==> flow/design.v (excerpt) <==
module MACRegister(
    input clk,
    input rst,
    input [1:0] opcode,
    input [15:0] a,
    input [15:0] b,
    output [31:0] dataOut
    );
Size: about 1200 cells after synthesis, ~32 flip-flops, about 9600 µm² of cells after synthesis.
Settings: LEC_CHECK=0, ABC_AREA=1, CAP_MARGIN=40, CORE_MARGIN=2, CORE_UTILIZATION=72, CTS_CLUSTER_DIAMETER=159, CTS_CLUSTER_SIZE=82, SETUP_SLACK_MARGIN=-0.49, SLEW_MARGIN=20; clock period 14.1 ns.
run.sh (not shown) runs the stock make flow with config.mk's settings and CLKGATE_MAP_FILE=.
The baseline produced a layout that fails on setup timing.
Next try:
Settings changed: ABC_AREA 1 to default, CAP_MARGIN 40 to 20, CORE_UTILIZATION 72 to 70, CTS_CLUSTER_DIAMETER 159 to default, CTS_CLUSTER_SIZE 82 to 13, SETUP_SLACK_MARGIN -0.49 to default.
Clock period 14.1 ns to 5.45 ns, I/O delays scaled along.
Result:
- The changed run ran to the end with violations: setup timing
- worst hold slack is worse by 0.028 ns
- sequential cell count is unchanged
- setup slack loses 7.2 ns
- routed wire length went up by 13%
- core utilization goes up by 5.8 points
- synthesized area goes down by 4.3%

* * *

north:
Starting RTL as in the previous note.
clock: 14.1 ns
lec_check: 0
abc_area: 1
cap_margin: 20
core_margin: 2
core_utilization: 72
place_density_lb_addon: 0.08
slew_margin: 20
Although it ran to completion, north produced a layout that fails the final checks because of negative setup slack.
Inputs modified between north and south:
- PLACE_DENSITY_LB_ADDON no longer set, was 0.08
- CORE_UTILIZATION now 65, was 72
- SETUP_SLACK_MARGIN now 1.0, previously not set
- the clock period (ns, I/O delays scaled along) now 11.0, was 14.1
[summary]
Layout checks on north: not met. Flow itself completed; violations: negative setup slack.
The final report for south shows a completed flow and a layout that fails verification, specifically negative setup slack.
The final reports for south and north show global-route usage lower in the former.
Summary of south over north: clock buffer count in the final layout comparable; non-clock buffer count now larger.
south vs. north: post-layout instance count excluding filler cells went up.
south vs north, worst setup slack went down by 2.48 ns.
Side by side, routability congestion estimate turned out lower in south than in north.
What east does differently from south at the input level:
- ABC_AREA: 1 -> unset
- CORE_UTILIZATION: 65 -> 40
- the clock period (ns, I/O delays scaled along): 11.0 -> 17.7
In summary, east completed successfully, with a layout that passed the timing, DRC and antenna checks.
Global routing met2 resource utilization (east over south): decrease, 17 points
south → east: critical path data arrival time higher; overall global routing resource usage dropped 9.0 points.
Changes observed in east relative to south: overall chip area shows an increase of 8400 sq um; routed wire length fell by 7.1%; clock skew higher; routed length on met1 went up.
Changes in west relative to east:
- changing CORE_UTILIZATION from 40 to 72
- setting ABC_AREA to 1 for the first time
- changing the clock period (ns, I/O delays scaled along) from 17.7 to 11.4
==> comparison <==
Although it ran to completion, west produced a layout that fails the final checks because of negative setup slack.
The synthesized-area fraction occupied by xor and xnor cells of west and that of east are within noise of each other.
Diff east and west: growth of design area from synthesis to finish lower in west
west vs east: chip footprint down by more than a quarter
Diff east -> west: share of cell area taken by flip-flops and latches has remained practically unchanged, synthesized area increased by about 4.4% relative to the old numbers.
In the flow results for east and west, the final wirelength is larger on west.
Changes in middle relative to west:
- ABC_AREA no longer set, was 1
- CORE_UTILIZATION now 71, was 72
- the clock period (ns, I/O delays scaled along) now 17.7, was 11.4
--- outcome ---
FAIL: west; every other run in middle and west is clean. The data required time at the worst endpoint of middle exceeds that of west by 6.28 ns. Taking west as the reference, in middle met3 usage in global routing now sits lower, number of search-and-repair iterations in the first detailed-routing pass now sits higher, final-layout worst hold slack now sits lower, cell area now sits lower. Non-filler instance count after layout, middle and west, lower one = middle. Beginning of the critical path = a[14]: middle; beginning of the critical path = a[13]: west. Compared with west, middle shows a worst-case setup margin in the final layout that is 4.90 ns higher. Post-synthesis share of cell area spent on xor and xnor gates: middle vs west, no meaningful difference. Delta(worst path buffer plus inverter count, middle - west) < 0.

* * *

run D:
Starting RTL as in the previous note.
make LEC_CHECK=0 ABC_AREA=1 CAP_MARGIN=15 CORE_ASPECT_RATIO=0.5 CORE_MARGIN=2 CORE_UTILIZATION=72 CTS_CLUSTER_DIAMETER=229 CTS_CLUSTER_SIZE=98 PLACE_DENSITY=0.37 SETUP_SLACK_MARGIN=-1.07 SLEW_MARGIN=20 finish   # period 10.7 ns
Run D: complete, dirty (setup timing)
Inputs modified between run D and run B:
Settings: PLACE_DENSITY no longer set, was 0.37; CTS_CLUSTER_SIZE no longer set, was 98; SETUP_SLACK_MARGIN now 1.0, was -1.07; CORE_ASPECT_RATIO no longer set, was 0.5; ABC_AREA no longer set, was 1; CTS_CLUSTER_DIAMETER no longer set, was 229; CAP_MARGIN now 20, was 15; CORE_UTILIZATION now 69, was 72; the clock period (ns, I/O delays scaled along) now 11.4, was 10.7.
==> results <==
| run B | all stages done | FAIL | setup timing |
[compare] base=run D new=run B: post-route clock period utilization went down 6.2 points, proportion of cell area occupied by multi-input gates went up 5.7 points, share of synthesized area spent on multiplexers went up 0.23 points, instance count after placement with tap cells included went down 196, number of signal-net inverters in the final layout went down about 55%.
Route | run B vs run D | wire shorter in run B
Of run B and run D, run D shows the lower vias per cell, with run B above it.

* * *

== run 1 ==
Starting RTL as in the previous note.
## MACRegister
module MACRegister(
    input clk,
    input rst,
    input [1:0] opcode,
    input [15:0] a,
    input [15:0] b,
    output [31:0] dataOut
    );
clock: 11.9 ns
lec_check: 0
cap_margin: 35
cell_pad_in_sites_detail_placement: 2
cell_pad_in_sites_global_placement: 3
core_aspect_ratio: 1.11
core_margin: 7
core_utilization: 40
cts_cluster_diameter: 341
gpl_timing_driven: 0
max_routing_layer: met4
place_density_lb_addon: 0.25
slew_margin: 20
tns_end_percent: 15
To summarise run 1: no stage aborted, but the layout did not pass its checks, failing on negative setup slack.
For run 2, these inputs were changed with respect to run 1:
# run 1
export LEC_CHECK = 0
export CAP_MARGIN = 35
export CELL_PAD_IN_SITES_DETAIL_PLACEMENT = 2
export CELL_PAD_IN_SITES_GLOBAL_PLACEMENT = 3
export CORE_ASPECT_RATIO = 1.11
export CORE_MARGIN = 7
export CORE_UTILIZATION = 40
export CTS_CLUSTER_DIAMETER = 341
export GPL_TIMING_DRIVEN = 0
export MAX_ROUTING_LAYER = met4
export PLACE_DENSITY_LB_ADDON = 0.25
export SLEW_MARGIN = 20
export TNS_END_PERCENT = 15
create_clock -name core_clock -period 11.9 [get_ports {clk}]
# run 2
export LEC_CHECK = 0
export ABC_AREA = 0
export CAP_MARGIN = 30
export CELL_PAD_IN_SITES_DETAIL_PLACEMENT = 2
export CORE_MARGIN = 2
export CORE_UTILIZATION = 63
export GPL_ROUTABILITY_DRIVEN = 0
export MAX_ROUTING_LAYER = met4
export SLEW_MARGIN = 20
create_clock -name core_clock -period 29.9 [get_ports {clk}]
## What came out
Comparing run 1 against run 2, there is no change at all in area of the mapped netlist.
The log for run 2 ends in detailed placement (3_5_place_dp) with error DPL-0033, so the run never completed.
Between run 1 and run 2, height of the chip is lower for run 2, run 1 comes in above that.
[compare] base=run 1 new=run 2: mux contribution to synthesized area flat, number of input and output port buffers inserted up 2, number of cell rows down 14.
Comparing run 1 against run 2, there is no change at all in yosys stat chip area.
Re die area: run 1 was higher than run 2.
diff inputs: run 2 => run 3
# run 2
export LEC_CHECK = 0
export ABC_AREA = 0
export CAP_MARGIN = 30
export CELL_PAD_IN_SITES_DETAIL_PLACEMENT = 2
export CORE_MARGIN = 2
export CORE_UTILIZATION = 63
export GPL_ROUTABILITY_DRIVEN = 0
export MAX_ROUTING_LAYER = met4
export SLEW_MARGIN = 20
create_clock -name core_clock -period 29.9 [get_ports {clk}]
# run 3
export LEC_CHECK = 0
export CAP_MARGIN = 20
export CORE_MARGIN = 2
export CORE_UTILIZATION = 9
export SETUP_SLACK_MARGIN = 1.0
export SLEW_MARGIN = 20
create_clock -name core_clock -period 19.2 [get_ports {clk}]
Notes after the runs:
- Comparing die extent in y for run 2 and run 3, the smaller number came from run 2.
- Diff run 2..run 3 | post-synthesis area per instance | unchanged
- Run 3 vs run 2 — core region area climbed by more than 100%
- Run 3 finished all stages; the layout is clean.
- Run 3 vs run 2: starting density of the core down in run 3
- Reported for run 2 and run 3, area fraction in xor and xnor cells turned out identical to the last digit.
- Re count of cell types in the netlist: no difference whatsoever between run 3 and run 2.
- Die area for run 3: 570% up relative to run 2
What run 4 does differently from run 3 at the input level:
# run 3
export LEC_CHECK = 0
export CAP_MARGIN = 20
export CORE_MARGIN = 2
export CORE_UTILIZATION = 9
export SETUP_SLACK_MARGIN = 1.0
export SLEW_MARGIN = 20
create_clock -name core_clock -period 19.2 [get_ports {clk}]
# run 4
export LEC_CHECK = 0
export CAP_MARGIN = 20
export CORE_MARGIN = 2
export CORE_UTILIZATION = 65
export SETUP_SLACK_MARGIN = 1.0
export SLEW_MARGIN = 20
create_clock -name core_clock -period 19.2 [get_ports {clk}]
Findings:
Going from run 3 to run 4, total via count in the routed design moved down, sequential portion of the cell area moved up, number of signal-net buffers in the layout moved down, met3 track demand over resource in global routing moved up. Taking run 3 as the reference, in run 4 count of buffering cells on the critical path with inverters included lower; total placed instance area lower. On aggregate routed wire length, run 3 loses to run 4. Looking at cell at the slowest stage of the critical path, the sky130_fd_sc_hd__fa_1 result is from run 4; the sky130_fd_sc_hd__fa_2 one comes from run 3. Relative to run 3, initial antenna violation count decreased by 15 in run 4. In run 4 the starting density of the core turned out 57 points higher than in run 3.
Input-level comparison between run 5 and run 4:
# run 4
export LEC_CHECK = 0
export CAP_MARGIN = 20
export CORE_MARGIN = 2
export CORE_UTILIZATION = 65
export SETUP_SLACK_MARGIN = 1.0
export SLEW_MARGIN = 20
create_clock -name core_clock -period 19.2 [get_ports {clk}]
# run 5
export LEC_CHECK = 0
export CAP_MARGIN = 20
export CORE_MARGIN = 2
export CORE_UTILIZATION = 68
export SETUP_SLACK_MARGIN = -0.49
export SLEW_MARGIN = 20
create_clock -name core_clock -period 15.3 [get_ports {clk}]
### Flow results
Diff run 5..run 4 | number of maximum-capacitance violations | unchanged
The post-placement cell count of run 5 is higher than that of run 4.
Run 4 completed; timing, DRC and antenna clean
Run 5 had finished all stages when the layout checks came back failing, citing negative setup slack.
In the reports for run 5 and run 4, the larger placeable core region belongs to run 4.
For run 4, the critical path capture point was register[30]$_SDFFE_PP0P_, unlike run 5, where it was register[31]$_SDFFE_PP0P_.
